==> flow/design.v <==
`timescale 1ns / 1ps
module display_controller(
	input clk,  
	input rst,
	output hSync, vSync,
	output reg bright,
	output reg[9:0] hCount, 
	output reg [9:0] vCount  
	);
	always @ (posedge clk, posedge rst)
		begin
		if (rst)
			begin
			hCount <= 0;
			vCount <= 0;
			end
		else if (hCount < 10'd799)
			begin
			hCount <= hCount + 1;
			end
		else if (vCount < 10'd524)
			begin
			hCount <= 0;
			vCount <= vCount + 1;
			end
		else
			begin
			hCount <= 0;
			vCount <= 0;
			end
		end
	assign hSync = (hCount < 96) ? 0:1;
	assign vSync = (vCount < 2) ? 0:1;
	always @(posedge clk, posedge rst)
		begin
		if (rst)
			bright <= 0;
		else if(hCount > 10'd143 && hCount < 10'd784 && vCount > 10'd34 && vCount < 10'd516)
			bright <= 1;
		else
			bright <= 0;
		end	
endmodule
`timescale 1ns / 1ps
module game_control(
	input clk,
	input en,  
	input bright,
	input rst,
	input up, input left, input right, input down,
	input [9:0] hCount, vCount,
	output reg [11:0] rgb,
	output reg [3:0] lives 
   );
	wire block_fill;
	wire block_white_fill_2;
	wire block_white_fill_3;
	wire block_white_fill_4;
	wire block_white_fill_5;
	wire block_white_fill_6;
	wire block_white_fill_7;
	wire block_white_fill_8;
	wire block_white_fill_9;
	wire block_white_fill_10;
	wire block_white_fill_11;
	wire block_red_fill_2;
	wire block_red_fill_3;
	wire block_red_fill_4;
	wire block_red_fill_5;
	wire block_red_fill_6;
	wire block_red_fill_7;
	wire block_red_fill_8;
	wire block_red_fill_9;
	wire block_red_fill_10;
	wire block_red_fill_11;
	wire block_blue_fill_2;
	wire block_blue_fill_3;
	wire block_blue_fill_4;
	wire block_blue_fill_5;
	wire block_blue_fill_6;
	wire block_blue_fill_7;
	wire block_blue_fill_8;
	wire block_blue_fill_9;
	wire block_blue_fill_10;
	wire block_blue_fill_11;
	wire ball_fill;
	wire start_screen;
	wire win_screen;
	wire lost_screen;
	reg [1:0] enablewhite2;
	reg [1:0] enablewhite3;
	reg [1:0] enablewhite4;
	reg [1:0] enablewhite5;
	reg [1:0] enablewhite6;
	reg [1:0] enablewhite7;
	reg [1:0] enablewhite8;
	reg [1:0] enablewhite9;
	reg [1:0] enablewhite10;
	reg [1:0] enablewhite11;
	reg [1:0] enablered2;
	reg [1:0] enablered3;
	reg [1:0] enablered4;
	reg [1:0] enablered5;
	reg [1:0] enablered6;
	reg [1:0] enablered7;
	reg [1:0] enablered8;
	reg [1:0] enablered9;
	reg [1:0] enablered10;
	reg [1:0] enablered11;
	reg [1:0] enableblue2;
	reg [1:0] enableblue3;
	reg [1:0] enableblue4;
	reg [1:0] enableblue5;
	reg [1:0] enableblue6;
	reg [1:0] enableblue7;
	reg [1:0] enableblue8;
	reg [1:0] enableblue9;
	reg [1:0] enableblue10;
	reg [1:0] enableblue11;
	reg reg_down;
	reg [9:0] xpos, ypos;
	reg [9:0] xpos2, ypos2;
	reg [1:0] move;
	reg [1:0] ydirection;
	reg [1:0] ydir_b, ydir_n;
	reg ydir_nset;
	reg [1:0] xdirection;
	reg [1:0] xspeed;
	parameter BLACK  = 12'b0000_0000_0000;
	parameter WHITE  = 12'b1111_1111_1111;
	parameter RED    = 12'b1111_0000_0000;
	parameter GREEN  = 12'b0000_1111_0000;
	parameter GREY   = 12'b0101_0101_0101;
	parameter YELLOW = 12'b1111_1111_0000;
	parameter CYAN   = 12'b0000_1111_1111;
	parameter BLUE   = 12'b0000_0000_1111;
	always@ (*) begin
		if(reg_down == 1)
			if(~bright )	 
				rgb = 12'b0000_0000_0000;
			else if (lives < 1 && lost_screen && !(enableblue2 == 0 && enableblue3 == 0 && enableblue4 == 0 && enableblue5 == 0 && enableblue6 == 0 && enableblue7 == 0 
			&& enableblue8 == 0 && enableblue9 == 0 && enableblue10 == 0 && enableblue11 == 0 && enablered2 == 0 && enablered3 == 0 && enablered4 == 0 
			&& enablered5 == 0 && enablered6 == 0 && enablered7 == 0 && enablered8 == 0 && enablered9 == 0 && enablered10 == 0 && enablered11 == 0 &&
			enablewhite2 == 0 && enablewhite3 == 0 && enablewhite4 == 0 && enablewhite5 == 0 && enablewhite6 == 0 && enablewhite7 == 0 && enablewhite8 == 0 && 
			enablewhite9 == 0 && enablewhite10 == 0 && enablewhite11 == 0))
				rgb = RED;
			else if (lives >= 1 && block_fill && !(enableblue2 == 0 && enableblue3 == 0 && enableblue4 == 0 && enableblue5 == 0 && enableblue6 == 0 && enableblue7 == 0 
			&& enableblue8 == 0 && enableblue9 == 0 && enableblue10 == 0 && enableblue11 == 0 && enablered2 == 0 && enablered3 == 0 && enablered4 == 0 
			&& enablered5 == 0 && enablered6 == 0 && enablered7 == 0 && enablered8 == 0 && enablered9 == 0 && enablered10 == 0 && enablered11 == 0 &&
			enablewhite2 == 0 && enablewhite3 == 0 && enablewhite4 == 0 && enablewhite5 == 0 && enablewhite6 == 0 && enablewhite7 == 0 && enablewhite8 == 0 && 
			enablewhite9 == 0 && enablewhite10 == 0 && enablewhite11 == 0)) 
				rgb = GREY; 
			else if (lives >= 1 && block_white_fill_2 || block_white_fill_3 || block_white_fill_4 || block_white_fill_5 || block_white_fill_6 || block_white_fill_7|| 
			block_white_fill_8 || block_white_fill_9 || block_white_fill_10 || block_white_fill_11) 
				rgb = WHITE; 
			else if (lives >= 1 && block_red_fill_2 || block_red_fill_3 || block_red_fill_4 || block_red_fill_5 || block_red_fill_6 || block_red_fill_7|| 
			block_red_fill_8 || block_red_fill_9 || block_red_fill_10 || block_red_fill_11)
				rgb = RED; 
			else if (lives >= 1 && block_blue_fill_2 || block_blue_fill_3 || block_blue_fill_4 || block_blue_fill_5 || block_blue_fill_6 || block_blue_fill_7|| 
			block_blue_fill_8 || block_blue_fill_9 || block_blue_fill_10 || block_blue_fill_11)
				rgb = BLUE;
			else if (lives >= 1 && ball_fill && !(enableblue2 == 0 && enableblue3 == 0 && enableblue4 == 0 && enableblue5 == 0 && enableblue6 == 0 && enableblue7 == 0 
			&& enableblue8 == 0 && enableblue9 == 0 && enableblue10 == 0 && enableblue11 == 0 && enablered2 == 0 && enablered3 == 0 && enablered4 == 0 
			&& enablered5 == 0 && enablered6 == 0 && enablered7 == 0 && enablered8 == 0 && enablered9 == 0 && enablered10 == 0 && enablered11 == 0 &&
			enablewhite2 == 0 && enablewhite3 == 0 && enablewhite4 == 0 && enablewhite5 == 0 && enablewhite6 == 0 && enablewhite7 == 0 && enablewhite8 == 0 && 
			enablewhite9 == 0 && enablewhite10 == 0 && enablewhite11 == 0))
				rgb = CYAN;
			else if(lives >= 1 && enableblue2 == 0 && enableblue3 == 0 && enableblue4 == 0 && enableblue5 == 0 && enableblue6 == 0 && enableblue7 == 0 
			&& enableblue8 == 0 && enableblue9 == 0 && enableblue10 == 0 && enableblue11 == 0 && enablered2 == 0 && enablered3 == 0 && enablered4 == 0 
			&& enablered5 == 0 && enablered6 == 0 && enablered7 == 0 && enablered8 == 0 && enablered9 == 0 && enablered10 == 0 && enablered11 == 0 &&
			enablewhite2 == 0 && enablewhite3 == 0 && enablewhite4 == 0 && enablewhite5 == 0 && enablewhite6 == 0 && enablewhite7 == 0 && enablewhite8 == 0 && 
			enablewhite9 == 0 && enablewhite10 == 0 && enablewhite11 == 0 && win_screen)
				rgb = GREEN;
			else	
				rgb= BLACK;	
		else
		  if(~bright )	 
		      rgb = 12'b0000_0000_0000;
		  else if (start_screen)
		      rgb = YELLOW;
		  else
		      rgb = BLACK;
	end
	assign block_fill= vCount>=(ypos-5) && vCount<=(ypos+5) && hCount>=(xpos-50) && hCount<=(xpos+50);
	assign start_screen = ((hCount>= 10'd148) && (hCount <= 10'd776)) && ((vCount >= 10'd40) && (vCount <= 10'd600));
	assign win_screen = ((hCount>= 10'd148) && (hCount <= 10'd776)) && ((vCount >= 10'd40) && (vCount <= 10'd600));
	assign lost_screen = ((hCount>= 10'd148) && (hCount <= 10'd776)) && ((vCount >= 10'd40) && (vCount <= 10'd600));
	assign block_white_fill_2= ((hCount>= 10'd148) && (hCount <= 10'd209)) && ((vCount >= 10'd40) && (vCount <= 10'd90) && (enablewhite2)) ? 1 : 0;
	assign block_white_fill_3= ((hCount>= 10'd211) && (hCount <= 10'd272)) && ((vCount >= 10'd40) && (vCount <= 10'd90) && (enablewhite3)) ? 1 : 0;
	assign block_white_fill_4= ((hCount>= 10'd274) && (hCount <= 10'd335)) && ((vCount >= 10'd40) && (vCount <= 10'd90) && (enablewhite4)) ? 1 : 0;
	assign block_white_fill_5= ((hCount>= 10'd337) && (hCount <= 10'd398)) && ((vCount >= 10'd40) && (vCount <= 10'd90) && (enablewhite5)) ? 1 : 0;
	assign block_white_fill_6= ((hCount>= 10'd400) && (hCount <= 10'd461)) && ((vCount >= 10'd40) && (vCount <= 10'd90) && (enablewhite6)) ? 1 : 0;
	assign block_white_fill_7= ((hCount>= 10'd463) && (hCount <= 10'd524)) && ((vCount >= 10'd40) && (vCount <= 10'd90) && (enablewhite7)) ? 1 : 0;
	assign block_white_fill_8= ((hCount>= 10'd526) && (hCount <= 10'd587)) && ((vCount >= 10'd40) && (vCount <= 10'd90) && (enablewhite8)) ? 1 : 0;
	assign block_white_fill_9= ((hCount>= 10'd589) && (hCount <= 10'd650)) && ((vCount >= 10'd40) && (vCount <= 10'd90) && (enablewhite9)) ? 1 : 0;
	assign block_white_fill_10= ((hCount>= 10'd652) && (hCount <= 10'd713)) && ((vCount >= 10'd40) && (vCount <= 10'd90) && (enablewhite10)) ? 1 : 0;
	assign block_white_fill_11= ((hCount>= 10'd715) && (hCount <= 10'd776)) && ((vCount >= 10'd40) && (vCount <= 10'd90) && (enablewhite11)) ? 1 : 0;
	assign block_red_fill_2= ((hCount>= 10'd148) && (hCount <= 10'd209)) && ((vCount >= 10'd91) && (vCount <= 10'd141) && (enablered2)) ? 1 : 0;
	assign block_red_fill_3= ((hCount>= 10'd211) && (hCount <= 10'd272)) && ((vCount >= 10'd91) && (vCount <= 10'd141) && (enablered3)) ? 1 : 0;
	assign block_red_fill_4= ((hCount>= 10'd274) && (hCount <= 10'd335)) && ((vCount >= 10'd91) && (vCount <= 10'd141) && (enablered4)) ? 1 : 0;
	assign block_red_fill_5= ((hCount>= 10'd337) && (hCount <= 10'd398)) && ((vCount >= 10'd91) && (vCount <= 10'd141) && (enablered5)) ? 1 : 0;
	assign block_red_fill_6= ((hCount>= 10'd400) && (hCount <= 10'd461)) && ((vCount >= 10'd91) && (vCount <= 10'd141) && (enablered6)) ? 1 : 0;
	assign block_red_fill_7= ((hCount>= 10'd463) && (hCount <= 10'd524)) && ((vCount >= 10'd91) && (vCount <= 10'd141) && (enablered7)) ? 1 : 0;
	assign block_red_fill_8= ((hCount>= 10'd526) && (hCount <= 10'd587)) && ((vCount >= 10'd91) && (vCount <= 10'd141) && (enablered8)) ? 1 : 0;
	assign block_red_fill_9= ((hCount>= 10'd589) && (hCount <= 10'd650)) && ((vCount >= 10'd91) && (vCount <= 10'd141) && (enablered9)) ? 1 : 0;
	assign block_red_fill_10= ((hCount>= 10'd652) && (hCount <= 10'd713)) && ((vCount >= 10'd91) && (vCount <= 10'd141) && (enablered10)) ? 1 : 0;
	assign block_red_fill_11= ((hCount>= 10'd715) && (hCount <= 10'd776)) && ((vCount >= 10'd91) && (vCount <= 10'd141) && (enablered11)) ? 1 : 0;
	assign block_blue_fill_2= ((hCount>= 10'd148) && (hCount <= 10'd209)) && ((vCount >= 10'd142) && (vCount <= 10'd192) && (enableblue2)) ? 1 : 0;
	assign block_blue_fill_3= ((hCount>= 10'd211) && (hCount <= 10'd272)) && ((vCount >= 10'd142) && (vCount <= 10'd192) && (enableblue3)) ? 1 : 0;
	assign block_blue_fill_4= ((hCount>= 10'd274) && (hCount <= 10'd335)) && ((vCount >= 10'd142) && (vCount <= 10'd192) && (enableblue4)) ? 1 : 0;
	assign block_blue_fill_5= ((hCount>= 10'd337) && (hCount <= 10'd398)) && ((vCount >= 10'd142) && (vCount <= 10'd192) && (enableblue5)) ? 1 : 0;
	assign block_blue_fill_6= ((hCount>= 10'd400) && (hCount <= 10'd461)) && ((vCount >= 10'd142) && (vCount <= 10'd192) && (enableblue6)) ? 1 : 0;
	assign block_blue_fill_7= ((hCount>= 10'd463) && (hCount <= 10'd524)) && ((vCount >= 10'd142) && (vCount <= 10'd192) && (enableblue7)) ? 1 : 0;
	assign block_blue_fill_8= ((hCount>= 10'd526) && (hCount <= 10'd587)) && ((vCount >= 10'd142) && (vCount <= 10'd192) && (enableblue8)) ? 1 : 0;
	assign block_blue_fill_9= ((hCount>= 10'd589) && (hCount <= 10'd650)) && ((vCount >= 10'd142) && (vCount <= 10'd192) && (enableblue9)) ? 1 : 0;
	assign block_blue_fill_10= ((hCount>= 10'd652) && (hCount <= 10'd713)) && ((vCount >= 10'd142) && (vCount <= 10'd192) && (enableblue10)) ? 1 : 0;
	assign block_blue_fill_11= ((hCount>= 10'd715) && (hCount <= 10'd776)) && ((vCount >= 10'd142) && (vCount <= 10'd192) && (enableblue11)) ? 1 : 0;
	assign ball_fill =  (vCount>=(ypos2) && vCount<=(ypos2) && hCount>=(xpos2-10) && hCount<=(xpos2+10) || 
	                     vCount>=(ypos2-1) && vCount<=(ypos2+1) && hCount>=(xpos2-10) && hCount<=(xpos2+10)||
						 vCount>=(ypos2-2) && vCount<=(ypos2+2) && hCount>=(xpos2-10) && hCount<=(xpos2+10)|| 
	                     vCount>=(ypos2-3) && vCount<=(ypos2+3) && hCount>=(xpos2-8) && hCount<=(xpos2+8)||
						 vCount>=(ypos2-4) && vCount<=(ypos2+4) && hCount>=(xpos2-8) && hCount<=(xpos2+8) ||
	                     vCount>=(ypos2-5) && vCount<=(ypos2+5) && hCount>=(xpos2-6) && hCount<=(xpos2+6) ||
						 vCount>=(ypos2-6) && vCount<=(ypos2+6) && hCount>=(xpos2-6) && hCount<=(xpos2+6) ||
	                     vCount>=(ypos2-7) && vCount<=(ypos2+7) && hCount>=(xpos2-4) && hCount<=(xpos2+4)||
						 vCount>=(ypos2-7) && vCount<=(ypos2+7) && hCount>=(xpos2-4) && hCount<=(xpos2+4)||
	                     vCount>=(ypos2-8) && vCount<=(ypos2+8) && hCount>=(xpos2-2) && hCount<=(xpos2+2) ||
	                     vCount>=(ypos2-9) && vCount<=(ypos2+9) && hCount>=(xpos2-1) && hCount<=(xpos2+1));
	always@ (posedge clk, posedge rst)
		begin
			if(rst)
			begin
				reg_down <= 0;
				move <= 0;
			end	
		    else if (en && down) 
				reg_down <= 1;
			else if(en && up && reg_down == 1)
				move <=1;
		end
	always@(posedge clk, posedge rst) 
	begin
		if(rst)
			begin 
				lives <= 3'd3;
				enablewhite2 <= 1;
				enablewhite3 <= 1;
				enablewhite4 <= 1;
				enablewhite5 <= 1;
				enablewhite6 <= 1;
				enablewhite7 <= 1;
				enablewhite8 <= 1;
				enablewhite9 <= 1;
				enablewhite10 <= 1;
				enablewhite11 <= 1;
				enablered2 <= 1;
				enablered3 <= 1;
				enablered4 <= 1;
				enablered5 <= 1;
				enablered6 <= 1;
				enablered7 <= 1;
				enablered8 <= 1;
				enablered9 <= 1;
				enablered10 <= 1;
				enablered11 <= 1;
				enableblue2 <= 1;
				enableblue3 <= 1;
				enableblue4 <= 1;
				enableblue5 <= 1;
				enableblue6 <= 1;
				enableblue7 <= 1;
				enableblue8 <= 1;
				enableblue9 <= 1;
				enableblue10 <= 1;
				enableblue11 <= 1;
				xpos <= 450;
				ypos <= 470;
				xpos2 <= 450;
				ypos2 <= 456;
				ydirection <= 1;
				xdirection <= 2;
				xspeed <= 0;
			end
		else if (en && reg_down == 1)
			begin
			ydir_b = ydirection;
			ydir_n = ydirection;
			ydir_nset = 1'b0;
			if ((ypos2 + 4 > 465) && (ypos2 + 4 < 467) && ydir_b == 0) 
				begin
					if ((xpos2 >= xpos - 50) && (xpos2 <= xpos + 50))
						begin ydir_n = 1; ydir_nset = 1'b1; end
					if ((xpos2 >= xpos - 1) && (xpos2 <= xpos + 1))
						begin
							xdirection <= 2;
							xspeed <= 0;
						end
					if ((xpos2 >= xpos - 50) && (xpos2 <= xpos -27))
						begin
							xdirection <= 0;
							xspeed <= 2;
						end
					if ((xpos2 >= xpos - 26) && (xpos2 <= xpos - 2))
						begin
							xdirection <= 0;
							xspeed <= 1;
						end
					if ((xpos2 >= xpos + 2) && (xpos2 <= xpos + 26))
						begin
							xdirection <= 1;
							xspeed <= 1;
						end
					if ((xpos2 >= xpos + 27) && (xpos2 <= xpos +50))
					begin
						xdirection <= 1;
						xspeed <= 2;
					end
			end
			begin
				if ((ypos2 - 4 <= 192))
					begin
						if ((xpos2 - 10 >= 148) && (xpos2 + 10 <= 210) && (enableblue2))
						begin
							enableblue2 <= 0;
							ydir_b = 0;
						end
						if ((xpos2 - 10 >= 211) && (xpos2 + 10 <= 273) && (enableblue3))
						begin
							enableblue3 <= 0;
							ydir_b = 0;
						end
						if ((xpos2 - 10 >= 274) && (xpos2 + 10 <= 336) && (enableblue4))
						begin
							enableblue4 <= 0;
							ydir_b = 0;
						end
						if ((xpos2 - 10 >= 337) && (xpos2 + 10 <= 399) && (enableblue5))
						begin
							enableblue5 <= 0;
							ydir_b = 0;
						end
						if ((xpos2 - 10 >= 400) && (xpos2 + 10 <= 462) && (enableblue6))
						begin
							enableblue6 <= 0;
							ydir_b = 0;
						end
						if ((xpos2 - 10 >= 461) && (xpos2 + 10 <= 525) && (enableblue7))
						begin
							enableblue7 <= 0;
							ydir_b = 0;
						end
						if ((xpos2 - 10 >= 526) && (xpos2 + 10 <= 588) && (enableblue8))
						begin
							enableblue8 <= 0;
							ydir_b = 0;
						end
						if ((xpos2 - 10 >= 589) && (xpos2 + 10 <= 651) && (enableblue9))
						begin
							enableblue9 <= 0;
							ydir_b = 0;
						end
						if ((xpos2 - 10 >= 652) && (xpos2 + 10 <= 714) && (enableblue10))
						begin
							enableblue10 <= 0;
							ydir_b = 0;
						end
						if ((xpos2 - 10 >= 715) && (xpos2 + 10 <= 778) && (enableblue11))
						begin
							enableblue11 <= 0;
							ydir_b = 0;
						end
					end
			end
			begin
				if ((ypos2 + 4 <= 146) && (ypos2 + 4 >= 142) && (ydir_b == 0))
					begin
						if ((xpos2 - 10 >= 148) && (xpos2 + 10 <= 210) && (enableblue2))
						begin
							enableblue2 <= 0;
							ydir_b = 1;
						end
						if ((xpos2 - 10 >= 211) && (xpos2 + 10 <= 273) && (enableblue3))
						begin
							enableblue3 <= 0;
							ydir_b = 1;
						end
						if ((xpos2 - 10 >= 274) && (xpos2 + 10 <= 336) && (enableblue4))
						begin
							enableblue4 <= 0;
							ydir_b = 1;
						end
						if ((xpos2 - 10 >= 337) && (xpos2 + 10 <= 399) && (enableblue5))
						begin
							enableblue5 <= 0;
							ydir_b = 1;
						end
						if ((xpos2 - 10 >= 400) && (xpos2 + 10 <= 462) && (enableblue6))
						begin
							enableblue6 <= 0;
							ydir_b = 1;
						end
						if ((xpos2 - 10 >= 463) && (xpos2 + 10 <= 525) && (enableblue7))
						begin
							enableblue7 <= 0;
							ydir_b = 1;
						end
						if ((xpos2 - 10 >= 526) && (xpos2 + 10 <= 588) && (enableblue8))
						begin
							enableblue8 <= 0;
							ydir_b = 1;
						end
						if ((xpos2 - 10 >= 589) && (xpos2 + 10 <= 651) && (enableblue9))
						begin
							enableblue9 <= 0;
							ydir_b = 1;
						end
						if ((xpos2 - 10 >= 652) && (xpos2 + 10 <= 714) && (enableblue10))
						begin
							enableblue10 <= 0;
							ydir_b = 1;
						end
						if ((xpos2 - 10 >= 715) && (xpos2 + 10 <= 776) && (enableblue11))
						begin
							enableblue11 <= 0;
							ydir_b = 1;
						end
					end
			end
			begin
				if ((ypos2 - 4 <= 192) && (ypos2 - 4 >= 142))
					begin
						if ((xpos2 - 10 >= 205) && (xpos2 - 10 <= 209) && (enableblue2))
						begin
							enableblue2 <= 0;
							xdirection <= 1;
						end
						if ((xpos2 + 10 >= 148) && (xpos2 + 10 <= 152) && (enableblue2))
						begin
							enableblue2 <= 0;
							xdirection <= 0;
						end
						if ((xpos2 - 10 >= 268) && (xpos2 - 10 <= 272) && (enableblue3))
						begin
							enableblue3 <= 0;
							xdirection <= 1;
						end
						if ((xpos2 + 10 >= 211) && (xpos2 + 10 <= 215) && (enableblue3))
						begin
							enableblue3 <= 0;
							xdirection <= 0;
						end
						if ((xpos2 - 10 >= 331) && (xpos2 - 10 <= 335) && (enableblue4))
						begin
							enableblue4 <= 0;
							xdirection <= 1;
						end
						if ((xpos2 + 10 >= 274) && (xpos2 + 10 <= 278) && (enableblue4))
						begin
							enableblue4 <= 0;
							xdirection <= 0;
						end
						if ((xpos2 - 10 >= 394) && (xpos2 - 10 <= 398) && (enableblue5))
						begin
							enableblue5 <= 0;
							xdirection <= 1;
						end
						if ((xpos2 + 10 >= 337) && (xpos2 + 10 <= 341) && (enableblue5))
						begin
							enableblue5 <= 0;
							xdirection <= 0;
						end
						if ((xpos2 - 10 >= 457) && (xpos2 - 10 <= 461) && (enableblue6))
						begin
							enableblue6 <= 0;
							xdirection <= 1;
						end
						if ((xpos2 + 10 >= 400) && (xpos2 + 10 <= 404) && (enableblue6))
						begin
							enableblue6 <= 0;
							xdirection <= 0;
						end
						if ((xpos2 - 10 >= 520) && (xpos2 - 10 <= 524) && (enableblue7))
						begin
							enableblue7 <= 0;
							xdirection <= 1;
						end
						if ((xpos2 + 10 >= 463) && (xpos2 + 10 <= 467) && (enableblue7))
						begin
							enableblue7 <= 0;
							xdirection <= 0;
						end
						if ((xpos2 - 10 >= 583) && (xpos2 - 10 <= 587) && (enableblue8))
						begin
							enableblue8 <= 0;
							xdirection <= 1;
						end
						if ((xpos2 + 10 >= 526) && (xpos2 + 10 <= 530) && (enableblue8))
						begin
							enableblue8 <= 0;
							xdirection <= 0;
						end
						if ((xpos2 - 10 >= 646) && (xpos2 - 10 <= 650) && (enableblue9))
						begin
							enableblue9 <= 0;
							xdirection <= 1;
						end
						if ((xpos2 + 10 >= 589) && (xpos2 + 10 <= 593) && (enableblue9))
						begin
							enableblue9 <= 0;
							xdirection <= 0;
						end
						if ((xpos2 - 10 >= 709) && (xpos2 - 10 <= 713) && (enableblue10))
						begin
							enableblue10 <= 0;
							xdirection <= 1;
						end
						if ((xpos2 + 10 >= 652) && (xpos2 + 10 <= 656) && (enableblue10))
						begin
							enableblue10 <= 0;
							xdirection <= 0;
						end
						if ((xpos2 - 10 >= 772) && (xpos2 - 10 <= 776) && (enableblue11))
						begin
							enableblue11 <= 0;
							xdirection <= 1;
						end
						if ((xpos2 + 10 >= 715) && (xpos2 + 10 <= 719) && (enableblue11))
						begin
							enableblue11 <= 0;
							xdirection <= 0;
						end
					end
			end
			begin
				if ((ypos2 - 4 <= 141))
					begin
						if ((xpos2 - 10 >= 148) && (xpos2 + 10 <= 210) && (enablered2))
						begin
							enablered2 <= 0;
							ydir_b = 0;
						end
						if ((xpos2 - 10 >= 211) && (xpos2 + 10 <= 273) && (enablered3))
						begin
							enablered3 <= 0;
							ydir_b = 0;
						end
						if ((xpos2 - 10 >= 274) && (xpos2 + 10 <= 336) && (enablered4))
						begin
							enablered4 <= 0;
							ydir_b = 0;
						end
						if ((xpos2 - 10 >= 337) && (xpos2 + 10 <= 399) && (enablered5))
						begin
							enablered5 <= 0;
							ydir_b = 0;
						end
						if ((xpos2 - 10 >= 400) && (xpos2 + 10 <= 462) && (enablered6))
						begin
							enablered6 <= 0;
							ydir_b = 0;
						end
						if ((xpos2 - 10 >= 463) && (xpos2 + 10 <= 525) && (enablered7))
						begin
							enablered7 <= 0;
							ydir_b = 0;
						end
						if ((xpos2 - 10 >= 526) && (xpos2 + 10 <= 588) && (enablered8))
						begin
							enablered8 <= 0;
							ydir_b = 0;
						end
						if ((xpos2 - 10 >= 589) && (xpos2 + 10 <= 651) && (enablered9))
						begin
							enablered9 <= 0;
							ydir_b = 0;
						end
						if ((xpos2 - 10 >= 652) && (xpos2 + 10 <= 714) && (enablered10))
						begin
							enablered10 <= 0;
							ydir_b = 0;
						end
						if ((xpos2 - 10 >= 715) && (xpos2 + 10 <= 778) && (enablered11))
						begin
							enablered11 <= 0;
							ydir_b = 0;
						end
					end
			end	
			begin
				if ((ypos2 + 4 <= 92) && ydir_b == 0)
					begin
						if ((xpos2 - 10 >= 148) && (xpos2 + 10 <= 210) && (enablered2))
						begin
							enablered2 <= 0;
							ydir_b = 1;
						end
						if ((xpos2 - 10 >= 211) && (xpos2 + 10 <= 273) && (enablered3))
						begin
							enablered3 <= 0;
							ydir_b = 1;
						end
						if ((xpos2 - 10 >= 274) && (xpos2 + 10 <= 336) && (enablered4))
						begin
							enablered4 <= 0;
							ydir_b = 1;
						end
						if ((xpos2 - 10 >= 337) && (xpos2 + 10 <= 399) && (enablered5))
						begin
							enablered5 <= 0;
							ydir_b = 1;
						end
						if ((xpos2 - 10 >= 400) && (xpos2 + 10 <= 462) && (enablered6))
						begin
							enablered6 <= 0;
							ydir_b = 1;
						end
						if ((xpos2 - 10 >= 463) && (xpos2 + 10 <= 525) && (enablered7))
						begin
							enablered7 <= 0;
							ydir_b = 1;
						end
						if ((xpos2 - 10 >= 526) && (xpos2 + 10 <= 588) && (enablered8))
						begin
							enablered8 <= 0;
							ydir_b = 1;
						end
						if ((xpos2 - 10 >= 589) && (xpos2 + 10 <= 651) && (enablered9))
						begin
							enablered9 <= 0;
							ydir_b = 1;
						end
						if ((xpos2 - 10 >= 652) && (xpos2 + 10 <= 714) && (enablered10))
						begin
							enablered10 <= 0;
							ydir_b = 1;
						end
						if ((xpos2 - 10 >= 715) && (xpos2 + 10 <= 778) && (enablered11))
						begin
							enablered11 <= 0;
							ydir_b = 1;
						end
					end
			end	
			begin
				if ((ypos2 - 4 <= 141) && (ypos2 - 4 >= 91))
					begin
						if ((xpos2 - 10 >= 205) && (xpos2 - 10 <= 209) && (enablered2))
						begin
							enablered2 <= 0;
							xdirection <= 1;
						end
						if ((xpos2 + 10 >= 148) && (xpos2 + 10 <= 152) && (enablered2))
						begin
							enablered2 <= 0;
							xdirection <= 0;
						end
						if ((xpos2 - 10 >= 268) && (xpos2 - 10 <= 272) && (enablered3))
						begin
							enablered3 <= 0;
							xdirection <= 1;
						end
						if ((xpos2 + 10 >= 211) && (xpos2 + 10 <= 215) && (enablered3))
						begin
							enablered3 <= 0;
							xdirection <= 0;
						end
						if ((xpos2 - 10 >= 331) && (xpos2 - 10 <= 335) && (enablered4))
						begin
							enablered4 <= 0;
							xdirection <= 1;
						end
						if ((xpos2 + 10 >= 274) && (xpos2 + 10 <= 278) && (enablered4))
						begin
							enablered4 <= 0;
							xdirection <= 0;
						end
						if ((xpos2 - 10 >= 394) && (xpos2 - 10 <= 398) && (enablered5))
						begin
							enablered5 <= 0;
							xdirection <= 1;
						end
						if ((xpos2 + 10 >= 337) && (xpos2 + 10 <= 341) && (enablered5))
						begin
							enablered5 <= 0;
							xdirection <= 0;
						end
						if ((xpos2 - 10 >= 457) && (xpos2 - 10 <= 461) && (enablered6))
						begin
							enablered6 <= 0;
							xdirection <= 1;
						end
						if ((xpos2 + 10 >= 400) && (xpos2 + 10 <= 404) && (enablered6))
						begin
							enablered6 <= 0;
							xdirection <= 0;
						end
						if ((xpos2 - 10 >= 520) && (xpos2 - 10 <= 524) && (enablered7))
						begin
							enablered7 <= 0;
							xdirection <= 1;
						end
						if ((xpos2 + 10 >= 463) && (xpos2 + 10 <= 467) && (enablered7))
						begin
							enablered7 <= 0;
							xdirection <= 0;
						end
						if ((xpos2 - 10 >= 583) && (xpos2 - 10 <= 587) && (enablered8))
						begin
							enablered8 <= 0;
							xdirection <= 1;
						end
						if ((xpos2 + 10 >= 526) && (xpos2 + 10 <= 530) && (enablered8))
						begin
							enablered8 <= 0;
							xdirection <= 0;
						end
						if ((xpos2 - 10 >= 646) && (xpos2 - 10 <= 650) && (enablered9))
						begin
							enablered9 <= 0;
							xdirection <= 1;
						end
						if ((xpos2 + 10 >= 589) && (xpos2 + 10 <= 593) && (enablered9))
						begin
							enablered9 <= 0;
							xdirection <= 0;
						end
						if ((xpos2 - 10 >= 709) && (xpos2 - 10 <= 713) && (enablered10))
						begin
							enablered10 <= 0;
							xdirection <= 1;
						end
						if ((xpos2 + 10 >= 652) && (xpos2 + 10 <= 656) && (enablered10))
						begin
							enablered10 <= 0;
							xdirection <= 0;
						end
						if ((xpos2 - 10 >= 772) && (xpos2 - 10 <= 776) && (enablered11))
						begin
							enablered11 <= 0;
							xdirection <= 1;
						end
						if ((xpos2 + 10 >= 715) && (xpos2 + 10 <= 719) && (enablered11))
						begin
							enablered11 <= 0;
							xdirection <= 0;
						end
					end
			end
			begin
				if ((ypos2 - 4 <= 90))
					begin
						if ((xpos2 - 10 >= 148) && (xpos2 + 10 <= 210) && (enablewhite2))
						begin
							enablewhite2 <= 0;
							ydir_b = 0;
						end
						if ((xpos2 - 10 >= 211) && (xpos2 + 10 <= 273) && (enablewhite3))
						begin
							enablewhite3 <= 0;
							ydir_b = 0;
						end
						if ((xpos2 - 10 >= 274) && (xpos2 + 10 <= 336) && (enablewhite4))
						begin
							enablewhite4 <= 0;
							ydir_b = 0;
						end
						if ((xpos2 - 10 >= 337) && (xpos2 + 10 <= 399) && (enablewhite5))
						begin
							enablewhite5 <= 0;
							ydir_b = 0;
						end
						if ((xpos2 - 10 >= 400) && (xpos2 + 10 <= 462) && (enablewhite6))
						begin
							enablewhite6 <= 0;
							ydir_b = 0;
						end
						if ((xpos2 - 10 >= 463) && (xpos2 + 10 <= 525) && (enablewhite7))
						begin
							enablewhite7 <= 0;
							ydir_b = 0;
						end
						if ((xpos2 - 10 >= 526) && (xpos2 + 10 <= 588) && (enablewhite8))
						begin
							enablewhite8 <= 0;
							ydir_b = 0;
						end
						if ((xpos2 - 10 >= 589) && (xpos2 + 10 <= 651) && (enablewhite9))
						begin
							enablewhite9 <= 0;
							ydir_b = 0;
						end
						if ((xpos2 - 10 >= 652) && (xpos2 + 10 <= 714) && (enablewhite10))
						begin
							enablewhite10 <= 0;
							ydir_b = 0;
						end
						if ((xpos2 - 10 >= 715) && (xpos2 + 10 <= 778) && (enablewhite11))
						begin
							enablewhite11 <= 0;
							ydir_b = 0;
						end
					end
			end
			begin
				if ((ypos2 - 4 <= 90) && (ypos2 - 4 >= 40))
					begin
						if ((xpos2 - 10 >= 205) && (xpos2 - 10 <= 209) && (enablewhite2))
						begin
							enablewhite2 <= 0;
							xdirection <= 1;
						end
						if ((xpos2 + 10 >= 148) && (xpos2 + 10 <= 152) && (enablewhite2))
						begin
							enablewhite2 <= 0;
							xdirection <= 0;
						end
						if ((xpos2 - 10 >= 268) && (xpos2 - 10 <= 272) && (enablewhite3))
						begin
							enablewhite3 <= 0;
							xdirection <= 1;
						end
						if ((xpos2 + 10 >= 211) && (xpos2 + 10 <= 215) && (enablewhite3))
						begin
							enablewhite3 <= 0;
							xdirection <= 0;
						end
						if ((xpos2 - 10 >= 331) && (xpos2 - 10 <= 335) && (enablewhite4))
						begin
							enablewhite4 <= 0;
							xdirection <= 1;
						end
						if ((xpos2 + 10 >= 274) && (xpos2 + 10 <= 278) && (enablewhite4))
						begin
							enablewhite4 <= 0;
							xdirection <= 0;
						end
						if ((xpos2 - 10 >= 394) && (xpos2 - 10 <= 398) && (enablewhite5))
						begin
							enablewhite5 <= 0;
							xdirection <= 1;
						end
						if ((xpos2 + 10 >= 337) && (xpos2 + 10 <= 341) && (enablewhite5))
						begin
							enablewhite5 <= 0;
							xdirection <= 0;
						end
						if ((xpos2 - 10 >= 457) && (xpos2 - 10 <= 461) && (enablewhite6))
						begin
							enablewhite6 <= 0;
							xdirection <= 1;
						end
						if ((xpos2 + 10 >= 400) && (xpos2 + 10 <= 404) && (enablewhite6))
						begin
							enablewhite6 <= 0;
							xdirection <= 0;
						end
						if ((xpos2 - 10 >= 520) && (xpos2 - 10 <= 524) && (enablewhite7))
						begin
							enablewhite7 <= 0;
							xdirection <= 1;
						end
						if ((xpos2 + 10 >= 463) && (xpos2 + 10 <= 467) && (enablewhite7))
						begin
							enablewhite7 <= 0;
							xdirection <= 0;
						end
						if ((xpos2 - 10 >= 583) && (xpos2 - 10 <= 587) && (enablewhite8))
						begin
							enablewhite8 <= 0;
							xdirection <= 1;
						end
						if ((xpos2 + 10 >= 526) && (xpos2 + 10 <= 530) && (enablewhite8))
						begin
							enablewhite8 <= 0;
							xdirection <= 0;
						end
						if ((xpos2 - 10 >= 646) && (xpos2 - 10 <= 650) && (enablewhite9))
						begin
							enablewhite9 <= 0;
							xdirection <= 1;
						end
						if ((xpos2 + 10 >= 589) && (xpos2 + 10 <= 593) && (enablewhite9))
						begin
							enablewhite9 <= 0;
							xdirection <= 0;
						end
						if ((xpos2 - 10 >= 709) && (xpos2 - 10 <= 713) && (enablewhite10))
						begin
							enablewhite10 <= 0;
							xdirection <= 1;
						end
						if ((xpos2 + 10 >= 652) && (xpos2 + 10 <= 656) && (enablewhite10))
						begin
							enablewhite10 <= 0;
							xdirection <= 0;
						end
						if ((xpos2 - 10 >= 772) && (xpos2 - 10 <= 776) && (enablewhite11))
						begin
							enablewhite11 <= 0;
							xdirection <= 1;
						end
						if ((xpos2 + 10 >= 715) && (xpos2 + 10 <= 719) && (enablewhite11))
						begin
							enablewhite11 <= 0;
							xdirection <= 0;
						end
					end
			end
		if ((ypos2 - 4 <= 41) && (ydir_b)) 
			begin ydir_n = 0; ydir_nset = 1'b1; end
		if ((xpos2 - 5 <= 147) && (xdirection == 0)) 
			xdirection <= 1;
		if ((xpos2 + 5 >= 777) && (xdirection == 1)) 
			xdirection <= 0;
		if(move && ypos2 <= 475)
			begin
				if (ydir_b == 1)
					ypos2 <= ypos2 - 2;
				else if (ydir_b == 0)
					ypos2 <= ypos2 + 2;
				else if (ydir_b == 2)
					ypos2 <= ypos2 - 1;
				if (xdirection == 0)
				begin
					if (xspeed == 2)
					begin
						if( xpos2 - 4 >= 148)
							xpos2 <= xpos2 - 4;
					end
					else if (xspeed == 1)
					begin
						if( xpos2 - 2 >= 148)
							xpos2 <= xpos2 - 2;
					end
				end
				else if (xdirection == 1)
				begin
					if (xspeed == 2)
					begin
						if( xpos2 + 4 <= 776)
							xpos2 <= xpos2 + 4;
					end
					else if (xspeed == 1)
					begin
						if( xpos2 + 2 <= 776)
							xpos2 <= xpos2 + 2;
					end
				end
				else if (xdirection == 2)
				begin
					xpos2 <= xpos2;
				end
			end
		else if (ypos2 >= 471)
			begin 
				lives <= lives - 3'd1;
				if (ypos2 >= 472)
					begin
						xpos <= 450;
						ypos <= 470;
						xpos2 <= 450;
						ypos2 <= 456;
						begin ydir_n = 1; ydir_nset = 1'b1; end
						xdirection <= 2;
					end
			end
		if(right) 
			begin
				xpos<=xpos+4;  
				if(xpos>=730)  
					xpos<=730;
			end
		else if(left) 
			begin
				xpos<=xpos-4;
				if(xpos<=200)
					xpos<=200;
			end
			ydirection <= ydir_nset ? ydir_n : ydir_b;
		end
	end
endmodule
module display_lives(
	input clk,
	input[3:0] displayNumber,
	output reg [3:0] anode,
	output reg [6:0] ssdOut	
    );
	reg [20:0] refresh;
	reg [3:0] LEDNumber;
	wire [1:0] LEDCounter;
	always @ (posedge clk)
	begin
		refresh <= refresh + 21'd1;
	end
	assign LEDCounter = refresh[20:19];
	always @ (*)
	 begin
		begin
			anode = 4'b1110;
			LEDNumber = displayNumber;
		end	
	end
	always @ (*)
    begin
        case (LEDNumber)
        4'd0: ssdOut = 7'b0000001;     
        4'd1: ssdOut = 7'b1001111; 
        4'd2: ssdOut = 7'b0010010; 
        4'd3: ssdOut = 7'b0000110;  
        default: ssdOut = 7'b0000110; 
        endcase
    end
endmodule
`timescale 1ns / 1ps
module vga_top(
	input ClkPort,
	input BtnC,
	input BtnU,
	input BtnD,
	input BtnR,
	input BtnL,
	input MoveTick,  
	output hSync, vSync,
	output [3:0] vgaR, vgaG, vgaB,
	output An0, An1, An2, An3, An4, An5, An6, An7,
	output Ca, Cb, Cc, Cd, Ce, Cf, Cg, Dp,
	output MemOE, MemWR, RamCS, QuadSpiFlashCS
	);
	wire Reset;
	assign Reset=BtnC;
	wire bright;
	wire[9:0] hc, vc;
	wire[3:0] lives;
	wire [6:0] ssdOut;
	wire [3:0] anode;
	wire [11:0] rgb;
	display_controller dc(.clk(ClkPort), .rst(Reset), .hSync(hSync), .vSync(vSync), .bright(bright), .hCount(hc), .vCount(vc));
	game_control sc(.clk(ClkPort), .en(MoveTick), .bright(bright), .rst(BtnC), .up(BtnU), .down(BtnD),.left(BtnL),.right(BtnR),.hCount(hc), .vCount(vc), .rgb(rgb), .lives(lives));
	display_lives cnt(.clk(ClkPort), .displayNumber(lives), .anode(anode), .ssdOut(ssdOut));
	assign vgaR = rgb[11 : 8];
	assign vgaG = rgb[7  : 4];
	assign vgaB = rgb[3  : 0];
	assign {MemOE, MemWR, RamCS, QuadSpiFlashCS} = 4'b1111;
	assign {An7, An6, An5, An4, An3, An2, An1, An0} = {4'b1111, anode};
	assign {Ca, Cb, Cc, Cd, Ce, Cf, Cg} = ssdOut[6 : 0];
	assign Dp = 1'b1;  
endmodule
==> flow/run.sh <==
#!/bin/bash
# the make line also repeats each setting of config.mk as NAME=value (left out here)
make -C /OpenROAD-flow-scripts/flow DESIGN_CONFIG=/design/flow/config.mk WORK_HOME=/design/flow/orfs CLKGATE_MAP_FILE= finish
==> flow/config.mk <==
export PLATFORM = sky130hd
export DESIGN_NAME = vga_top
export DESIGN_NICKNAME = vga_top
export VERILOG_FILES = /design/flow/design.v
export SDC_FILE = /design/flow/constraint.sdc
export NUM_CORES = 4
export LEC_CHECK = 0
export ABC_AREA = 1
export CAP_MARGIN = 20
export CORE_ASPECT_RATIO = 1.0
export CORE_MARGIN = 2
export CORE_UTILIZATION = 58
export CTS_CLUSTER_SIZE = 21
export GPL_ROUTABILITY_DRIVEN = 1
export GPL_TIMING_DRIVEN = 1
export SETUP_SLACK_MARGIN = -0.6
export SLEW_MARGIN = 30
export TNS_END_PERCENT = 35
==> flow/constraint.sdc <==
create_clock -name core_clock -period 6.48 [get_ports {ClkPort}]
set_input_delay 1.2960 -clock core_clock [delete_from_list [all_inputs] [get_ports {ClkPort}]]
set_output_delay 1.2960 -clock core_clock [all_outputs]
set_load 0.01 [all_outputs]
==> results of run 1 <==
## what timing repair did
action	CTS	global route
buffers inserted	0	0
setup endpoints to repair	0	8
gates resized	0	1
## per-stage QoR
| step | hold slack, ns | area (µm²) | setup TNS, ns |
|---|---|---|---|
| floorplan | 0.424 | 25600 | 0 |
| detailed placement | 0.434 | 26700 | 0 |
| finish | 0.443 | 27200 | -2.65 |
| global route | 0.454 | 27200 | -4.25 |
| CTS | 0.445 | 27200 | -1.32 |
| global placement | 0.430 | 26700 | 0 |
## layout make-up
class	instances	area (µm²)	area share, %
clock buffer	18	439	1.61
clock inverter	14	139	0.510
inverter	565	2130	7.83
multi-input combinational	3244	19800	72.7
sequential	120	3060	11.2
tap	585	732	2.69
timing repair buffer	116	936	3.44
## metal layers
layer	part of all wire (%)	track usage [%]	vias up	wire length (µm)
met5	0.027	0	-	30
met4	8.0	33.5	4	8840
met3	15	16.2	672	16100
met2	41	72.1	2480	45600
met1	36	58.2	14284	40400
li1	-	-	13810	-
==> metrics.csv, run 1 <==
stage,metric,value,unit
status,outcome,finished with violations,
status,so.violations,setup timing,
critical_path,end_kind,output port,
final_timing,skew,0.0205,ns
yosys,logic_family,simple AND/OR/NAND/NOR gates,
clocking,cts_tree,built,
grt,grt_max_degree,73,
clocking,clockBufferDepth,2,
critical_path,worst_setup_path_start_kind,register,
route,antenna_cells,0,
critical_path,worst_r2r_path_depth,20,
final_timing,slew_violations,0,
critical_path,required,5.18,ns
run,tool_warnings,92,
yosys,ys_seq_share,12.0,%
critical_path,regToRegSetupSlack,1.22,ns
finish,final_cells,4662,
critical_path,cp.arrival,5.57,ns
placed_design,pre_cts_ws,0.345,ns
final_timing,min_period,6.87,ns
final_timing,final.period_utilization,106,%
critical_path,reg2reg_to,sc.xdirection[1]$_DFF_PP0_,
critical_path,cp-endpoint,vgaB[3],
worst_hold_path,holdCritPathClass,register to register,
worst_hold_path,min_path_cells,2,
floorplanning,ios,41,
grt,grt_pass1_vias,29801,
floorplanning,die_w,214,µm
power_and_ir_drop,p_leak,13.7,nW
clocking,cts_max_level,4,
final_timing,hold_viol_final,0,
power_and_ir_drop,seq_power_share,10.4,%
placed_design,io_buffers,26,
critical_path,cpMaxStageDelayCell,clkdlybuf4s50_1,
placed_design,dpl.cell_count,4630,
power_and_ir_drop,p_seq,1.49,mW
yosys,yosys.area.top_type_share,18.5,%
worst_hold_path,min_to,sc.enableblue2[0]$_DFFE_PP1P_,
yosys,yosysUniqueCellTypes,82,
yosys,ys_sh_simple,35.3,%
yosys,yosysMostFrequentCell,nand2_1,
critical_path,cp_common_cell,nand2_1,
route,wl_per_cell,23.8,µm
power_and_ir_drop,fin_total_pwr,14.4,mW
yosys,synthMuxAreaShare,0,%
clocking,clk_pin_slew,0.08,ns
finish,nets,4448,
critical_path,crit_family,buffers and inverters,
power_and_ir_drop,cellPowerDensity,527,nW/µm²
power_and_ir_drop,clk-power,1.02,mW
critical_path,crit_start,sc.ypos2[3]$_DFFE_PP1P_,
final_timing,setup_viol,8,
clocking,cts-root-buf,clkbuf_16,
power_and_ir_drop,p_switching,9.36,mW
route,vias,31250,
route,antenna_left,0,
yosys,largest_area_cell,ha_1,
critical_path,cpPeakStageDelay,0.55,ns
floorplanning,chip_area,45700,µm²
grt,grt_overflow_total,0,
route,vias_per_cell,6.70,
yosys,common_cells,"nand2_1, nor2_1, inv_1",
grt,antenna_found_initial,2,
critical_path,crit_cells,24,
floorplanning,rows,76,
clocking,clock.latency.late_pin,0.51,ns
yosys,syn_avg_cell_area,6.34,µm²
finish,area_growth,6.73,%
route,drcViolationCount,0,
yosys,yosysChipArea,25500,µm²
yosys,aoi_share,18.5,%
yosys,netlist_area,25500,µm²
route,wl,111000,µm
final_timing,worst_slew_pin_slew,1.11,ns
critical_path,r2r-start,sc.ypos2[3]$_DFFE_PP1P_,
floorplanning,die_y,214,µm
clocking,numCtsBuffers,17,
final_timing,worst_slew_margin_rel,25.2,%
run,cap_violations,0,
floorplanning,initial_core_util,59.0,%
clocking,holdBufCountCts,0,
yosys,ys_sh_xor,5.14,%
critical_path,path_max_fanout,14,
finish,post-route-util,63.0,%
yosys,ys_ff,120,
floorplanning,core-area,43300,µm²
power_and_ir_drop,pg_comb,11.8,mW
grt,grt_pass1_wl,168000,µm
route,dr.pass1.iters,9,
yosys,synth-edff-count,0,
yosys,ys_sh_adder,18.5,%
yosys,synthArstFlopShare,100,%
critical_path,path_buffers,6,
critical_path,path_cells,buf_4 -> inv_1 -> ha_1 -> nand2_1 -> inv_1 -> nand2_1 -> xor2_2 -> inv_1 -> ha_1 -> nand4_1 -> o221ai_1 -> a21o_1 -> a21oi_1 -> o22ai_1 -> nand3_1 -> nand3_1 -> nor2_1 -> nand2_1 -> nand2_1 -> nand2_1 -> nand2_1 -> a21oi_1 -> buf_4 -> clkdlybuf4s50_1,
yosys,synthTopCellsByArea,"ha_1, nand2_1, nor2_1",
power_and_ir_drop,power_leader,combinational logic,
power_and_ir_drop,p_int,4.99,mW
placed_design,place_congestion,1.15,
yosys,syn_inst,4027,
placed_design,dp_hpwl,87700,µm
power_and_ir_drop,combPwrFrac,82.5,%
power_and_ir_drop,vdd_drop_max,0.000409,V
clocking,cts.sinks,120,
power_and_ir_drop,clkPwrFrac,7.1,%
final_timing,max_freq,0.146,GHz
critical_path,crit_type,register to output port,
route,drt_iter0_drc,4300,
power_and_ir_drop,p_sw_share,65.2,%
final_timing,worst_slack,-0.388,ns
yosys,ys_cells,4027,
yosys,yosys_warnings,3,
finish,num-fill-cells,4131,
grt,grt_usage,48.2,%
yosys,ys.flop_type,dfrtp_1,
worst_hold_path,min-delay-start,sc.enableblue2[0]$_DFFE_PP1P_,
==> run 2: changes to the inputs <==
ABC_AREA = not set   (was 1)
CORE_ASPECT_RATIO = not set   (was 1.0)
CORE_UTILIZATION = 64   (was 58)
CTS_CLUSTER_SIZE = 97   (was 21)
GPL_ROUTABILITY_DRIVEN = not set   (was 1)
GPL_TIMING_DRIVEN = not set   (was 1)
PLACE_DENSITY = 0.6   (was not set)
SETUP_SLACK_MARGIN = not set   (was -0.6)
SLEW_MARGIN = 20   (was 30)
TNS_END_PERCENT = not set   (was 35)
clock period = 6.95 ns   (was 6.48 ns; I/O delays follow)
==> run 2 against run 1 <==
Against the previous run: critical endpoint is now vgaG[2]; die size down 18%; utilization up 5.8 points; sequential share of layout area increased by 1.4 points; now clean on timing, DRC and antenna; via count shrank 17%; first-iteration DRC count decreased by 9.6%; wire length shrank 13%; synthesized cell count is 25% lower; register-to-register slack got worse by 0.29 ns; largest cell class unchanged; sequential power shrank 31%; largest power group unchanged; hold slack better by 0.024 ns; final area is 11% lower.
==> metrics.csv, run 2 <==
stage,metric,value,unit
status,outcome,timing/DRC/antenna clean,
yosys,yosysUniqueCellTypes,122,
power_and_ir_drop,p_int,3.45,mW
critical_path,end_kind,output port,
power_and_ir_drop,p_seq,1.03,mW
grt,grt_overflow_total,0,
power_and_ir_drop,pg_comb,5.90,mW
floorplanning,chip_area,37300,µm²
power_and_ir_drop,cellPowerDensity,324,nW/µm²
worst_hold_path,min_path_cells,2,
yosys,yosys_warnings,3,
yosys,ys_ff,120,
clocking,holdBufCountCts,0,
critical_path,crit_start,sc.ypos2[5]$_DFFE_PP0P_,
final_timing,min_period,6.80,ns
final_timing,skew,0.0174,ns
power_and_ir_drop,combPwrFrac,74.9,%
grt,antenna_found_initial,2,
yosys,common_cells,"ha_1, nand2_1, nor2_1",
grt,grt_max_degree,63,
final_timing,worst_slew_margin_rel,25.4,%
yosys,synthTopCellsByArea,"ha_1, dfrtp_1, xnor2_1",
yosys,ys_cells,3012,
power_and_ir_drop,clkPwrFrac,12.0,%
critical_path,worst_setup_path_start_kind,register,
power_and_ir_drop,fin_total_pwr,7.88,mW
run,tool_warnings,92,
grt,grt_usage,49.7,%
placed_design,place_congestion,1.16,
worst_hold_path,min_to,sc.enablewhite10[0]$_DFFE_PP1P_,
yosys,largest_area_cell,ha_1,
run,cap_violations,0,
power_and_ir_drop,clk-power,0.944,mW
route,antenna_cells,0,
power_and_ir_drop,power_leader,combinational logic,
yosys,aoi_share,26.4,%
clocking,clock.latency.late_pin,0.46,ns
final_timing,final.period_utilization,97.8,%
clocking,cts.sinks,120,
critical_path,regToRegSetupSlack,0.93,ns
yosys,ys_sh_xor,8.69,%
clocking,cts-root-buf,clkbuf_16,
placed_design,dp_hpwl,73200,µm
critical_path,cp_common_cell,a21o_1,
power_and_ir_drop,p_sw_share,56.2,%
critical_path,required,5.56,ns
critical_path,crit_type,register to output port,
route,drt_iter0_drc,3889,
power_and_ir_drop,p_switching,4.43,mW
yosys,ys.flop_type,dfrtp_1,
final_timing,max_freq,0.147,GHz
yosys,yosys.area.top_type_share,20.6,%
critical_path,path_max_fanout,15,
route,wl,96000,µm
yosys,ys_sh_adder,20.7,%
yosys,syn_inst,3012,
yosys,ys_seq_share,13.4,%
placed_design,io_buffers,26,
route,dr.pass1.iters,7,
clocking,numCtsBuffers,17,
route,antenna_left,0,
finish,post-route-util,68.7,%
critical_path,cpMaxStageDelayCell,dfrtp_1,
floorplanning,ios,41,
route,wl_per_cell,27.7,µm
clocking,cts_max_level,4,
grt,grt_pass1_wl,147000,µm
critical_path,crit_family,AND-OR/OR-AND gates,
final_timing,worst_slew_pin_slew,1.11,ns
power_and_ir_drop,p_leak,10.8,nW
critical_path,cpPeakStageDelay,0.72,ns
critical_path,cp-endpoint,vgaG[2],
clocking,clk_pin_slew,0.08,ns
route,vias_per_cell,7.49,
critical_path,r2r-start,sc.xpos2[3]$_DFFE_PP0P_,
floorplanning,rows,69,
floorplanning,die_y,193,µm
critical_path,path_cells,buf_4 -> nand3_1 -> xnor2_1 -> ha_1 -> a21o_1 -> a21oi_1 -> o21ai_0 -> a21o_1 -> a21oi_1 -> o31a_1 -> o21ai_0 -> a211oi_1 -> a2111oi_2 -> buf_4 -> a21o_1 -> and3_1 -> a22oi_1 -> clkdlybuf4s50_1,
yosys,ys_sh_simple,24.6,%
worst_hold_path,holdCritPathClass,register to register,
power_and_ir_drop,vdd_drop_max,0.000361,V
final_timing,hold_viol_final,0,
yosys,synth-edff-count,0,
final_timing,slew_violations,0,
route,drcViolationCount,0,
yosys,synthArstFlopShare,100,%
yosys,logic_family,AND-OR/OR-AND gates,
yosys,yosysChipArea,22900,µm²
critical_path,reg2reg_to,sc.ydirection[1]$_DFF_PP0_,
clocking,clockBufferDepth,2,
grt,grt_pass1_vias,24874,
final_timing,setup_viol,0,
yosys,synthMuxAreaShare,1.18,%
critical_path,cp.arrival,5.41,ns
floorplanning,initial_core_util,64.7,%
floorplanning,core-area,35400,µm²
critical_path,crit_cells,18,
finish,area_growth,6.16,%
yosys,yosysMostFrequentCell,ha_1,
finish,nets,3380,
critical_path,path_buffers,3,
yosys,syn_avg_cell_area,7.61,µm²
yosys,netlist_area,22900,µm²
critical_path,worst_r2r_path_depth,16,
floorplanning,die_w,193,µm
power_and_ir_drop,seq_power_share,13.1,%
clocking,cts_tree,built,
route,vias,26005,
worst_hold_path,min-delay-start,sc.enablewhite10[0]$_DFFE_PP1P_,
run 2: per-stage QoR:
step / hold slack (ns) / area [µm²] / instances / TNS, ns / setup slack, ns
after global routing: 0.475 / 24300 / 3470 / -0.0556 / -0.0355
after global placement: 0.446 / 23700 / 3437 / 0 / 0.724
after CTS: 0.459 / 24300 / 3469 / 0 / 0.104
after detailed placement: 0.448 / 23700 / 3437 / 0 / 0.476
final: 0.466 / 24300 / 3470 / 0 / 0.152
after floorplan: 0.432 / 23000 / 3024 / 0 / 1.09
run 2: final cells by class:
| cell class | count | area [µm²] |
|---|---|---|
| Multi-Input combinational cell | 2639 | 18800 |
| Fill cell | 2906 | 11100 |
| Sequential cell | 120 | 3060 |
| Timing Repair Buffer | 109 | 896 |
| Tap cell | 461 | 577 |
| Clock buffer | 17 | 425 |
| Inverter | 109 | 412 |
| Clock inverter | 15 | 151 |
run 2: routing by layer:
metal / routed length, µm / GRT usage (%)
met1: 35300 / 63.4
met5: 30 / 0
met2: 39400 / 72.8
met3: 14200 / 16.0
met4: 7010 / 30.6
run 2: timing repair:
action,in CTS,in global routing
setup buffers,0,1
setup endpoints to repair,1,8
hold endpoints to repair,0,0
gates resized,1,13
==> run 3: changes to the inputs <==
CAP_MARGIN = 0   (was 20)
CORE_ASPECT_RATIO = 0.55   (was not set)
CORE_MARGIN = 7   (was 2)
CORE_UTILIZATION = 60   (was 64)
CTS_CLUSTER_SIZE = not set   (was 97)
GPL_ROUTABILITY_DRIVEN = 1   (was not set)
MAX_ROUTING_LAYER = met5   (was not set)
MIN_ROUTING_LAYER = met1   (was not set)
PLACE_DENSITY = not set   (was 0.6)
PLACE_DENSITY_LB_ADDON = 0.15   (was not set)
SETUP_SLACK_MARGIN = 0.8   (was not set)
clock period = 5.64 ns   (was 6.95 ns; I/O delays follow)
==> run 3 against run 2 <==
Against the previous run: non-clock buffer count increased by 168; global-route usage is 4.0 points lower; total power grew 39%; area after synthesis unchanged; die size is 18% higher; hold slack got worse by 0.0070 ns; via count increased by 6.1%; clock skew grew 0.0039 ns; first-iteration DRC count up 44%; synthesized cell count did not move; largest power group unchanged.
==> metrics.csv, run 3 <==
stage,metric,value,unit
final_timing,final.period_utilization,97.9,%
power_and_ir_drop,pg_comb,8.50,mW
route,dr.pass1.iters,14,
yosys,yosysChipArea,22900,µm²
finish,post-route-util,71.9,%
floorplanning,chip_area,44100,µm²
final_timing,slew_violations,0,
yosys,ys_cells,3012,
floorplanning,ios,41,
status,outcome,timing/DRC/antenna clean,
critical_path,cp.arrival,4.39,ns
final_timing,hold_viol_final,0,
placed_design,io_buffers,26,
yosys,yosysUniqueCellTypes,122,
route,drt_iter0_drc,5589,
grt,grt_max_degree,62,
route,vias_per_cell,7.47,
yosys,ys_ff,120,
run,cap_violations,0,
clocking,cts.sinks,120,
yosys,ys_sh_xor,8.69,%
grt,grt_overflow_total,0,
yosys,largest_area_cell,ha_1,
yosys,ys_sh_adder,20.7,%
critical_path,regToRegSetupSlack,0.48,ns
final_timing,rsz0062_at_grt,yes,
critical_path,path_buffers,2,
placed_design,dp_hpwl,83900,µm
final_timing,skew,0.0213,ns
placed_design,place_congestion,1.20,
yosys,syn_inst,3012,
yosys,logic_family,AND-OR/OR-AND gates,
clocking,holdBufCountCts,0,
critical_path,required,4.51,ns
power_and_ir_drop,power_leader,combinational logic,
power_and_ir_drop,seq_power_share,11.3,%
route,wl_per_cell,29.3,µm
route,vias,27588,
final_timing,worst_slew_pin_slew,1.19,ns
critical_path,path_max_fanout,6,
final_timing,worst_slew_margin_rel,19.7,%
floorplanning,die_w,278,µm
worst_hold_path,min-delay-start,sc.enablewhite10[0]$_DFFE_PP1P_,
route,drcViolationCount,0,
final_timing,worst_slack,0.118,ns
critical_path,worst_setup_path_start_kind,register,
critical_path,cpMaxStageDelayCell,dfstp_2,
yosys,netlist_area,22900,µm²
grt,grt_pass1_vias,25615,
floorplanning,rows,52,
critical_path,end_kind,output port,
clocking,numCtsBuffers,17,
yosys,common_cells,"ha_1, nand2_1, nor2_1",
grt,grt_pass1_wl,158000,µm
clocking,cts_tree,built,
placed_design,pre_cts_ws,0.0784,ns
critical_path,worst_r2r_path_depth,15,
floorplanning,die_y,159,µm
critical_path,cpPeakStageDelay,0.63,ns
power_and_ir_drop,p_switching,6.10,mW
power_and_ir_drop,p_leak,11.8,nW
worst_hold_path,min_to,sc.enablewhite10[0]$_DFFE_PP1P_,
yosys,synthArstFlopShare,100,%
critical_path,crit_type,register to output port,
power_and_ir_drop,p_seq,1.23,mW
critical_path,crit_cells,17,
power_and_ir_drop,vdd_drop_max,0.000243,V
finish,area_growth,16.8,%
power_and_ir_drop,cellPowerDensity,409,nW/µm²
worst_hold_path,min_path_cells,2,
critical_path,path_cells,ha_4 -> and3_4 -> buf_4 -> nand3_2 -> nor2_2 -> xnor2_1 -> ha_1 -> nand4_1 -> nor4_2 -> o32ai_2 -> o32a_1 -> a2111oi_4 -> a2111oi_4 -> a21o_1 -> and3_4 -> a22oi_2 -> buf_2,
clocking,clockBufferDepth,2,
clocking,cts_max_level,4,
critical_path,crit_start,sc.ypos2[3]$_DFFE_PP1P_,
grt,antenna_found_initial,0,
yosys,aoi_share,26.4,%
yosys,yosys_warnings,3,
yosys,ys_seq_share,13.4,%
finish,nets,3548,
yosys,yosys.area.top_type_share,20.6,%
critical_path,reg2reg_to,sc.ypos2[4]$_DFFE_PP0P_,
clocking,cts-root-buf,clkbuf_16,
power_and_ir_drop,p_int,4.84,mW
yosys,syn_avg_cell_area,7.61,µm²
clocking,clock.latency.late_pin,0.47,ns
yosys,synth-edff-count,0,
run,tool_warnings,93,
grt,grt_usage,45.7,%
worst_hold_path,holdCritPathClass,register to register,
yosys,synthTopCellsByArea,"ha_1, dfrtp_1, xnor2_1",
yosys,ys_sh_simple,24.6,%
power_and_ir_drop,p_sw_share,55.7,%
route,wl,108000,µm
yosys,synthMuxAreaShare,1.18,%
yosys,yosysMostFrequentCell,ha_1,
route,antenna_left,0,
yosys,ys.flop_type,dfrtp_1,
floorplanning,initial_core_util,61.6,%
final_timing,min_period,5.52,ns
final_timing,max_freq,0.181,GHz
power_and_ir_drop,clkPwrFrac,11.0,%
critical_path,r2r-start,sc.xpos2[3]$_DFFE_PP0P_,
critical_path,cp-endpoint,vgaG[0],
critical_path,crit_family,AND-OR/OR-AND gates,
floorplanning,core-area,37200,µm²
power_and_ir_drop,clk-power,1.20,mW
clocking,clk_pin_slew,0.07,ns
final_timing,setup_viol,0,
power_and_ir_drop,combPwrFrac,77.7,%
[run 3: metrics by stage]
step           total power [mW]  instance area [µm²]  TNS (ns)  hold slack [ns]  cells
6_report                   10.9                26800         0            0.459   3691
5_1_grt                    11.4                26800    -0.177            0.488   3690
4_1_cts                    10.1                26100         0            0.462   3672
3_5_place_dp               8.68                24900         0            0.451   3618
3_3_place_gp               8.40                24900         0            0.442   3618
2_1_floorplan              6.18                23200         0            0.432   3024
[run 3: area by class of cell]
class,instances,area [µm²]
fill,2899,10500
multi-input combinational,2639,19700
tap,513,642
antenna,1,2.50
timing repair buffer,277,2240
clock inverter,15,180
clock buffer,17,425
inverter,109,439
sequential,120,3080
[run 3: per-layer routing]
layer	vias up	share of wire, %	track usage, %
met2	2750	35	57.3
met4	8	4.8	15.1
li1	11456	-	-
met5	-	0.14	1.56
met3	583	21	27.9
met1	12791	39	62.6
[run 3: timing repair]
action                                  in CTS  in global routing
pin swaps                                   28                 28
resized                                    145                118
setup buffers                               22                 18
endpoints found under the setup margin      47                 42
==> run 4: changes to the inputs <==
ABC_AREA = 1   (was not set)
CAP_MARGIN = 20   (was 0)
CORE_ASPECT_RATIO = 0.78   (was 0.55)
CORE_MARGIN = 2   (was 7)
CORE_UTILIZATION = 57   (was 60)
CTS_CLUSTER_SIZE = 27   (was not set)
GPL_TIMING_DRIVEN = 1   (was not set)
MAX_ROUTING_LAYER = not set   (was met5)
MIN_ROUTING_LAYER = not set   (was met1)
PLACE_DENSITY_LB_ADDON = not set   (was 0.15)
SETUP_SLACK_MARGIN = -0.83   (was 0.8)
TNS_END_PERCENT = 35   (was not set)
clock period = 7.06 ns   (was 5.64 ns; I/O delays follow)
==> run 4 against run 3 <==
Against the previous run: now fails the layout checks on setup timing; sequential power grew 18%; die size up 5.4%; flip-flop count unchanged; first-iteration DRC count shrank 6.2%; area after synthesis grew 11%; critical path depth increased by 7; worst setup slack got worse by 0.16 ns; hold slack got worse by 0.020 ns; critical endpoint is now vgaG[1]; largest power group unchanged; highest routed layer unchanged.
==> metrics.csv, run 4 <==
stage,metric,value,unit
critical_path,reg2reg_to,sc.xdirection[1]$_DFF_PP0_,
final_timing,skew,0.0312,ns
power_and_ir_drop,clkPwrFrac,7.6,%
critical_path,cp_common_cell,nand2_1,
clocking,clockBufferDepth,2,
placed_design,place_congestion,1.12,
route,wl,113000,µm
final_timing,worst_slack,-0.0376,ns
yosys,yosysUniqueCellTypes,82,
critical_path,cpMaxStageDelayCell,dfrtp_1,
yosys,synthArstFlopShare,100,%
final_timing,setup_viol,2,
yosys,yosys.area.top_type_share,18.5,%
power_and_ir_drop,p_switching,8.83,mW
route,wl_per_cell,24.4,µm
run,tool_warnings,92,
placed_design,dpl.cell_count,4604,
placed_design,place_area,26400,µm²
critical_path,crit_start,sc.ypos2[4]$_DFFE_PP0P_,
critical_path,crit_family,AND-OR/OR-AND gates,
clocking,cts_max_level,4,
final_timing,max_freq,0.141,GHz
finish,final_cells,4640,
critical_path,worst_r2r_path_depth,24,
status,so.violations,setup timing,
yosys,ys_cells,4027,
yosys,aoi_share,18.5,%
yosys,synthMuxAreaShare,0,%
power_and_ir_drop,p_int,4.52,mW
power_and_ir_drop,fin_total_pwr,13.3,mW
critical_path,regToRegSetupSlack,1.74,ns
floorplanning,rows,68,
final_timing,hold_viol_final,0,
worst_hold_path,min_path_cells,2,
clocking,cts_tree,built,
critical_path,cp-endpoint,vgaG[1],
yosys,logic_family,simple AND/OR/NAND/NOR gates,
worst_hold_path,holdCritPathClass,register to register,
clocking,cts.sinks,120,
clocking,clock.latency.late_pin,0.49,ns
clocking,cts_resized,0,
final_timing,slew_violations,0,
critical_path,cpPeakStageDelay,0.65,ns
route,drt_iter0_drc,5244,
power_and_ir_drop,power_leader,combinational logic,
route,vias_per_cell,6.77,
critical_path,required,5.65,ns
critical_path,crit_cells,24,
yosys,yosysChipArea,25500,µm²
route,drcViolationCount,0,
final_timing,worst_slew_margin_rel,19.0,%
yosys,syn_inst,4027,
grt,grt_pass1_vias,28936,
finish,design_area,27000,µm²
critical_path,path_cells,clkinv_1 -> ha_1 -> inv_1 -> nor2_1 -> xor2_1 -> nor2_1 -> a21oi_1 -> ha_1 -> nand2_1 -> o221a_2 -> o21bai_1 -> a21oi_1 -> o21ai_0 -> o21ai_0 -> nand2_1 -> a21oi_1 -> nand2_1 -> nand2_1 -> nand2_1 -> nand3_1 -> nand2_1 -> nand3_1 -> nand2_1 -> clkdlybuf4s50_1,
power_and_ir_drop,cellPowerDensity,494,nW/µm²
yosys,ys.flop_type,dfrtp_1,
power_and_ir_drop,seq_power_share,10.9,%
yosys,common_cells,"nand2_1, nor2_1, inv_1",
power_and_ir_drop,p_leak,13.5,nW
power_and_ir_drop,clk-power,1.01,mW
floorplanning,initial_core_util,57.7,%
power_and_ir_drop,p_sw_share,66.2,%
yosys,synth-edff-count,0,
floorplanning,chip_area,46500,µm²
power_and_ir_drop,combPwrFrac,81.5,%
yosys,syn_avg_cell_area,6.34,µm²
critical_path,cp.arrival,5.69,ns
grt,grt_max_degree,88,
clocking,post-cts-setup-buffers,0,
route,antenna_left,0,
critical_path,end_kind,output port,
final_timing,worst_slew_pin_slew,1.20,ns
clocking,holdBufCountCts,0,
critical_path,worst_setup_path_start_kind,register,
floorplanning,die_w,244,µm
critical_path,path_buffers,3,
finish,post-route-util,61.1,%
yosys,largest_area_cell,ha_1,
final_timing,final.period_utilization,101,%
finish,nets,4412,
final_timing,min_period,7.10,ns
floorplanning,ios,41,
route,vias,31403,
finish,num-fill-cells,4230,
worst_hold_path,min-delay-start,sc.enablered8[0]$_DFFE_PP1P_,
yosys,yosysMostFrequentCell,nand2_1,
grt,antenna_found_initial,4,
power_and_ir_drop,p_seq,1.45,mW
floorplanning,core-area,44200,µm²
clocking,clk_pin_slew,0.08,ns
route,dr.pass1.iters,7,
grt,grt_overflow_total,0,
yosys,yosys_warnings,3,
critical_path,crit_type,register to output port,
placed_design,dp_hpwl,88700,µm
floorplanning,die_y,191,µm
status,outcome,finished with violations,
final_timing,whs,0.439,ns
run,cap_violations,0,
critical_path,path_max_fanout,11,
run 4: area by class of cell:
| type | count | area, µm² | share of cell area [%] |
|---|---|---|---|
| Multi-Input combinational cell | 3244 | 19800 | 73.2 |
| Sequential cell | 120 | 3060 | 11.3 |
| Inverter | 565 | 2130 | 7.89 |
| Tap cell | 595 | 744 | 2.75 |
| Timing Repair Buffer | 80 | 666 | 2.46 |
| Clock buffer | 17 | 425 | 1.57 |
| Clock inverter | 15 | 199 | 0.736 |
| Antenna cell | 4 | 10.0 | 0.0370 |
run 4: through the flow:
| step | TNS [ns] | setup slack (ns) |
|---|---|---|
| 6_report | -0.0700 | -0.0376 |
| 3_3_place_gp | 0 | 0.767 |
| 5_1_grt | -1.14 | -0.197 |
| 3_5_place_dp | 0 | 0.749 |
| 2_1_floorplan | 0 | 1.84 |
| 4_1_cts | 0 | 0.225 |
run 4: layer usage:
layer / wire (µm) / vias up / global-route usage, %
met5: 28 / - / 0
met4: 5000 / 4 / 19.5
met3: 20900 / 484 / 21.5
met2: 43300 / 2689 / 65.1
met1: 43900 / 14474 / 63.2
li1: - / 13752 / -
No activity file was given, so power comes from the tool's default toggle rates.
